Setup of amber:
==> flow/design.v (excerpt) <==
module QAM(clk, rst, en, Din, IFout);
input clk, rst, en;
input Din;
output reg signed [17:0] IFout;
wire [1:0] spc_out;
wire [1:0] sm_i;
wire [1:0] sm_q;
wire [1:0] lf_i;
wire [1:0] lf_q;
wire [1:0] usi_i;
wire [1:0] usi_q;
wire signed [17:0] srrc_i;
wire signed [17:0] srrc_q;
wire en0;
wire en1;
wire en2;
wire en3;
reg sm_ctrl;
reg [3:0] usi_ctrl;
reg [1:0] mix_cnt;
reg sync_i0, sync_i1, sync_q0, sync_q1;
reg ce2;
always @(posedge clk or posedge rst) begin
	if (rst) begin
	    ce2 <= 1'd0;
	end
	else begin
		ce2 <= ~ce2;
	end
end
assign en0 = en & ce2;
always @(posedge clk or posedge rst) begin
	if (rst) begin
	    sync_i0 <= 1'd0;
	    sync_q0 <= 1'd0; 
	end
	else begin
		sync_i0 <= sm_i[1];
		sync_q0 <= sm_q[1];
	end
end
always @(posedge clk or posedge rst) begin
	if (rst) begin
	    sync_i1 <= 1'd0;
	    sync_q1 <= 1'd0;
	end
	else begin
		sync_i1 <= sync_i0;
		sync_q1 <= sync_q0;
	end
end
always @(posedge clk or posedge rst) begin
	if (rst) begin
	    sm_ctrl <= 1'd0;
	end
	else if (ce2) begin
		sm_ctrl <= ~sm_ctrl;
	end
end
assign en1 = (sm_ctrl & ce2) ? 1'd1 : 1'd0;
always @(posedge clk or posedge rst) begin
	if (rst) begin
	    usi_ctrl <= 1'd0;
	end
	else if(en) begin
		if(usi_ctrl == 4'd8) usi_ctrl <= usi_ctrl;
		else usi_ctrl <= usi_ctrl + 4'd1;
	end
end
assign en2 = (usi_ctrl == 4'd8) ? 1'd1 : 1'd0;
assign en3 = 1'd1;
assign lf_i = {sync_i1, 1'd1};
assign lf_q = {sync_q1, 1'd1};
SPC u_SPC(.clk(clk),
	      .rst(rst),
	      .en(en0),
	      .Din(Din),
	      .OUT(spc_out)
	      );
SM u_SM(.clk(clk),
	    .rst(rst),
	    .en(en1),
  ...
clock: 2.97 ns
lec_check: 0
cap_margin: 20
core_margin: 2
core_utilization: 64
cts_cluster_diameter: 29
slew_margin: 20
tns_end_percent: 5
run.sh (not shown) runs the stock make flow with config.mk's settings and CLKGATE_MAP_FILE=.
amber finished all stages; layout check result: FAIL, due to negative setup slack.
Modified inputs, onyx compared to amber
Settings: a change of CORE_UTILIZATION from 64 to 72; a deleted TNS_END_PERCENT that had been 5; a change of CTS_CLUSTER_DIAMETER from 29 to 90; a change of the clock period (ns, I/O delays scaled along) from 2.97 to 2.52.
### Flow results
onyx did not run to completion, as it errored out during clock tree synthesis.
Between onyx and amber, the setup slack at placement is lower for onyx.
Per the comparison of onyx with amber, overall die width went down about 5.7%; fraction of the core area occupied by cells at floorplan went up 8.0 points; placement-stage cell area went up 2.1%; floorplan net count held; site row count went down 5.7%.
The synthesized instance count was comparable across onyx and amber.
## Diff of input files: tundra against onyx
Settings: a change of CORE_UTILIZATION from 72 to 40; a deleted CTS_CLUSTER_DIAMETER that had been 90; a change of the clock period (ns, I/O delays scaled along) from 2.52 to 5.0.
### Flow results
- tundra finished every step from synthesis to the final layout, and the layout passed the timing, DRC and antenna checks.
- Yosys cell count: tundra vs onyx identical
- tundra vs onyx: count of placed standard cells including taps down by a little under 10%
- onyx -> tundra: fraction of synthesized area in multiplexers delta 0, exact match
- From onyx to tundra the numbers moved as follows: number of port buffers saw little to no change, die extent in x increased by 110 µm relative to the old numbers.
- Relative to onyx, effective utilization at floorplan has gone down in tundra.
## Diff of input files: harbor against tundra
Settings: CORE_UTILIZATION now 66, was 40; the clock period (ns, I/O delays scaled along) now 3.37, was 5.0.
==> results <==
From the logs: harbor reached the end of the flow and failed the layout checks with negative setup slack.
A worst setup path startpoint of u_USI_q.hf_out[1] is what harbor shows, while u_USI_i.hf_out[1] belongs to tundra.
Summary of the comparison: setup TNS after final layout is lower in harbor, relative to tundra.
In the metrics for harbor and tundra, the one carrying the lower worst setup slack for register-to-register paths is harbor.
From tundra to harbor the numbers moved as follows: final critical-path required period shrank by 0.83 ns, routed wire length grew by about 43%.
Of harbor and tundra, it is harbor that has the lower worst setup slack.
Comparing harbor and tundra, global-route usage is higher on harbor.
Compare harbor and tundra | die size lower: harbor
Note that the total number of tap cells recorded for tundra amounts to 1.7 times the value seen in harbor.
harbor: detailed-routing iteration count for the pre-antenna-repair pass is 1 lower than what tundra reported.
